==> 09-14: inputs <==
// lc4_core
module lc4_core
   (input  wire        clk,
    input  wire        rst,
    output wire [15:0] o_cur_pc,
    input  wire [15:0] i_cur_insn,
    output wire [15:0] o_dmem_addr,
    input  wire [15:0] i_cur_dmem_data,
    output wire        o_dmem_we,
    output wire [15:0] o_dmem_towrite,
    output wire [1:0]  test_stall,
    output wire [15:0] test_cur_pc,
    output wire [15:0] test_cur_insn,
    output wire        test_regfile_we,
    output wire [2:0]  test_regfile_wsel,
    output wire [15:0] test_regfile_data,
    output wire        test_nzp_we,
    output wire [2:0]  test_nzp_new_bits,
    output wire        test_dmem_we,
    output wire [15:0] test_dmem_addr,
    output wire [15:0] test_dmem_data
    );
Settings: LEC_CHECK=0, CAP_MARGIN=20, CORE_MARGIN=2, CORE_UTILIZATION=68, CTS_CLUSTER_SIZE=34, SETUP_SLACK_MARGIN=4.94, SLEW_MARGIN=20; clock period 36.5 ns.
run.sh (not shown) runs the stock make flow with config.mk's settings and CLKGATE_MAP_FILE=.
==> 08-15 (differences from 09-14) <==
--- a/flow/config.mk
+++ b/flow/config.mk
@@ -7,7 +7,6 @@
 export LEC_CHECK = 0
 export CAP_MARGIN = 20
 export CORE_MARGIN = 2
-export CORE_UTILIZATION = 68
-export CTS_CLUSTER_SIZE = 34
-export SETUP_SLACK_MARGIN = 4.94
+export CORE_UTILIZATION = 65
+export MAX_ROUTING_LAYER = met4
 export SLEW_MARGIN = 20
==> flow/constraint.sdc (replaced) <==
create_clock -name core_clock -period 26.9 [get_ports {clk}]
set_input_delay 5.3800 -clock core_clock [delete_from_list [all_inputs] [get_ports {clk}]]
set_output_delay 5.3800 -clock core_clock [all_outputs]
set_load 0.01 [all_outputs]
==> results <==
08-15 failed in global routing (GRT-0232). 09-14 stopped in global routing with GRT-0232. Synthesized area is the same in 09-14 and 08-15. Between 09-14 and 08-15, the lower die size is in 09-14 (gap 4.3%, measured against 08-15). Synthesized cell count is the same in 08-15 and 09-14.

* * *

==> inputs of run a <==
Starting RTL as in the previous note.
// lc4_core
module lc4_core
   (input  wire        clk,
    input  wire        rst,
    output wire [15:0] o_cur_pc,
    input  wire [15:0] i_cur_insn,
    output wire [15:0] o_dmem_addr,
    input  wire [15:0] i_cur_dmem_data,
    output wire        o_dmem_we,
    output wire [15:0] o_dmem_towrite,
    output wire [1:0]  test_stall,
    output wire [15:0] test_cur_pc,
    output wire [15:0] test_cur_insn,
    output wire        test_regfile_we,
    output wire [2:0]  test_regfile_wsel,
    output wire [15:0] test_regfile_data,
    output wire        test_nzp_we,
    output wire [2:0]  test_nzp_new_bits,
    output wire        test_dmem_we,
    output wire [15:0] test_dmem_addr,
    output wire [15:0] test_dmem_data
    );
export LEC_CHECK = 0
export ABC_AREA = 1
export CAP_MARGIN = 20
export CORE_ASPECT_RATIO = 0.5
export CORE_MARGIN = 2
export CORE_UTILIZATION = 72
export CTS_CLUSTER_DIAMETER = 375
export CTS_CLUSTER_SIZE = 97
export PLACE_DENSITY = 0.37
export SETUP_SLACK_MARGIN = 4.5
export SLEW_MARGIN = 20
export TNS_END_PERCENT = 5
create_clock -name core_clock -period 21.6 [get_ports {clk}]
==> run b (differences from run a) <==
ABC_AREA = default   (was 1)
CORE_ASPECT_RATIO = default   (was 0.5)
CORE_UTILIZATION = 58   (was 72)
CTS_CLUSTER_DIAMETER = default   (was 375)
CTS_CLUSTER_SIZE = default   (was 97)
PLACE_DENSITY = default   (was 0.37)
SETUP_SLACK_MARGIN = 4.94   (was 4.5)
TNS_END_PERCENT = default   (was 5)
==> flow/constraint.sdc (replaced) <==
create_clock -name core_clock -period 31.9 [get_ports {clk}]
set_input_delay 6.3800 -clock core_clock [delete_from_list [all_inputs] [get_ports {clk}]]
set_output_delay 6.3800 -clock core_clock [all_outputs]
set_load 0.01 [all_outputs]
==> comparison <==
- Run b finished but failed the layout checks on negative setup slack. Run a died in global routing (5_1_grt).
- Synthesized cell count: run b is smaller than run a (about 2.2%).
- Synthesized area: run a is smaller than run b (7.4%).
- Between run b and run a, the lower die size is in run a (gap about 33%, measured against run a).

* * *

==> willow <==
lc4_core again, from the RTL that the note above started with.
export LEC_CHECK = 0
export ABC_AREA = 1
export CAP_MARGIN = 20
export CORE_ASPECT_RATIO = 0.5
export CORE_MARGIN = 2
export CORE_UTILIZATION = 72
export CTS_CLUSTER_DIAMETER = 196
export CTS_CLUSTER_SIZE = 98
export PLACE_DENSITY = 0.4
export SETUP_SLACK_MARGIN = -1.6
export SLEW_MARGIN = 20
export TNS_END_PERCENT = 10
create_clock -name core_clock -period 22.3 [get_ports {clk}]
==> maple: changes against willow <==
==> flow/config.mk (replaced) <==
export PLATFORM = sky130hd
export DESIGN_NAME = lc4_core
export DESIGN_NICKNAME = lc4_core
export VERILOG_FILES = /design/flow/design.v
export SDC_FILE = /design/flow/constraint.sdc
export NUM_CORES = 4
export LEC_CHECK = 0
export ABC_AREA = 1
export CAP_MARGIN = 20
export CORE_MARGIN = 2
export CORE_UTILIZATION = 58
export CTS_CLUSTER_DIAMETER = 266
export SETUP_SLACK_MARGIN = 4.94
export SLEW_MARGIN = 20
==> flow/constraint.sdc (replaced) <==
create_clock -name core_clock -period 21.7 [get_ports {clk}]
set_input_delay 4.3400 -clock core_clock [delete_from_list [all_inputs] [get_ports {clk}]]
set_output_delay 4.3400 -clock core_clock [all_outputs]
set_load 0.01 [all_outputs]
==> amber: changes against willow <==
==> flow/config.mk (replaced) <==
export PLATFORM = sky130hd
export DESIGN_NAME = lc4_core
export DESIGN_NICKNAME = lc4_core
export VERILOG_FILES = /design/flow/design.v
export SDC_FILE = /design/flow/constraint.sdc
export NUM_CORES = 4
export LEC_CHECK = 0
export CAP_MARGIN = 20
export CORE_MARGIN = 2
export CORE_UTILIZATION = 15
export SLEW_MARGIN = 20
==> flow/constraint.sdc (replaced) <==
create_clock -name core_clock -period 39.0 [get_ports {clk}]
set_input_delay 7.8000 -clock core_clock [delete_from_list [all_inputs] [get_ports {clk}]]
set_output_delay 7.8000 -clock core_clock [all_outputs]
set_load 0.01 [all_outputs]
==> notes <==
amber ran to the end with no violations. willow stopped in global routing. maple completed, yet does not pass: negative setup slack. Sequential cell count is the same in maple and amber. Critical path depth: amber is lower than maple (100). Between amber and maple, the lower non-clock buffer count is in amber (gap 906). In area after synthesis, willow and maple do not differ. Between amber and maple, the lower wire length is in maple (gap about 13%, measured against maple). In amber the sequential share of layout area is higher than in maple, by 0.82 points. Of maple and amber, maple has the higher core utilization (gap 62 points). Between maple and amber, the lower hold slack is in amber (gap 7.4 ps).

* * *

==> branch yarrow: inputs <==
lc4_core again, from the RTL that the note above started with.
// lc4_core
module lc4_core
   (input  wire        clk,
    input  wire        rst,
    output wire [15:0] o_cur_pc,
    input  wire [15:0] i_cur_insn,
    output wire [15:0] o_dmem_addr,
    input  wire [15:0] i_cur_dmem_data,
    output wire        o_dmem_we,
    output wire [15:0] o_dmem_towrite,
    output wire [1:0]  test_stall,
    output wire [15:0] test_cur_pc,
    output wire [15:0] test_cur_insn,
    output wire        test_regfile_we,
    output wire [2:0]  test_regfile_wsel,
    output wire [15:0] test_regfile_data,
    output wire        test_nzp_we,
    output wire [2:0]  test_nzp_new_bits,
    output wire        test_dmem_we,
    output wire [15:0] test_dmem_addr,
    output wire [15:0] test_dmem_data
    );
Settings: LEC_CHECK=0, ABC_AREA=1, CAP_MARGIN=20, CORE_MARGIN=2, CORE_UTILIZATION=72, CTS_CLUSTER_DIAMETER=196, CTS_CLUSTER_SIZE=98, PLACE_DENSITY=0.4, SETUP_SLACK_MARGIN=4.03, SLEW_MARGIN=20, TNS_END_PERCENT=10; clock period 24.8 ns.
==> branch umber (differences from branch yarrow) <==
ABC_AREA = unset   (was 1)
CORE_UTILIZATION = 40   (was 72)
CTS_CLUSTER_DIAMETER = unset   (was 196)
CTS_CLUSTER_SIZE = unset   (was 98)
PLACE_DENSITY = unset   (was 0.4)
SETUP_SLACK_MARGIN = unset   (was 4.03)
TNS_END_PERCENT = unset   (was 10)
==> flow/constraint.sdc (replaced) <==
create_clock -name core_clock -period 40.0 [get_ports {clk}]
set_input_delay 8.0000 -clock core_clock [delete_from_list [all_inputs] [get_ports {clk}]]
set_output_delay 8.0000 -clock core_clock [all_outputs]
set_load 0.01 [all_outputs]
==> branch ember (differences from branch yarrow) <==
CORE_UTILIZATION = 58   (was 72)
CTS_CLUSTER_DIAMETER = 262   (was 196)
CTS_CLUSTER_SIZE = unset   (was 98)
HOLD_SLACK_MARGIN = -0.07   (was unset)
PLACE_DENSITY = unset   (was 0.4)
SETUP_SLACK_MARGIN = unset   (was 4.03)
TNS_END_PERCENT = 5   (was 10)
==> flow/constraint.sdc (replaced) <==
create_clock -name core_clock -period 21.7 [get_ports {clk}]
set_input_delay 4.3400 -clock core_clock [delete_from_list [all_inputs] [get_ports {clk}]]
set_output_delay 4.3400 -clock core_clock [all_outputs]
set_load 0.01 [all_outputs]
==> comparison table <==
Result of the run: branch ember complete, but fails checks; branch yarrow did not finish; branch umber timing/DRC/antenna clean
Last stage reached: branch ember -; branch yarrow global routing (5_1_grt); branch umber -
Layout check failures: branch ember setup timing; branch yarrow -; branch umber -
Total met2 wirelength after detailed routing: branch ember 76400 um; branch yarrow -; branch umber 88200 um
Slowest-stage cell, CP: branch ember fa_2; branch yarrow -; branch umber a31oi_1
Number of cells in Yosys stat: branch ember 6351; branch yarrow 6351; branch umber 6209
Maximum capacitance violations: branch ember 0; branch yarrow -; branch umber 0
FF-to-FF End: branch ember proc.nzp_reg.state[3]; branch yarrow -; branch umber proc.nzp_reg.state[2]
Height of the die: branch ember 275 um; branch yarrow 247 um; branch umber 343 um
Slack of the worst reg-to-reg path: branch ember -9.52 ns; branch yarrow -; branch umber 2.02 ns
Stages on worst setup path: branch ember 254; branch yarrow -; branch umber 153
Classification of the worst-slack hold path: branch ember reg -> reg; branch yarrow -; branch umber reg -> reg
Simple Share, Synth: branch ember 22.9%; branch yarrow 22.9%; branch umber 23.6%
Clock buffers created by TritonCTS: branch ember 50; branch yarrow 9; branch umber 52
1st-iter DRT viols: branch ember 4846; branch yarrow -; branch umber 5459
Post-synthesis share of cell area spent on and-or and or-and gates: branch ember 21.4%; branch yarrow 21.4%; branch umber 25.1%
Share of Yosys cell area claimed by the top area cell type: branch ember 24.2%; branch yarrow 24.2%; branch umber 22.4%
Final instance area: branch ember 55800 um^2; branch yarrow -; branch umber 51900 um^2
Met3 wire length: branch ember 18600 um; branch yarrow -; branch umber 17300 um
Max-slew violation count: branch ember 0; branch yarrow -; branch umber 0
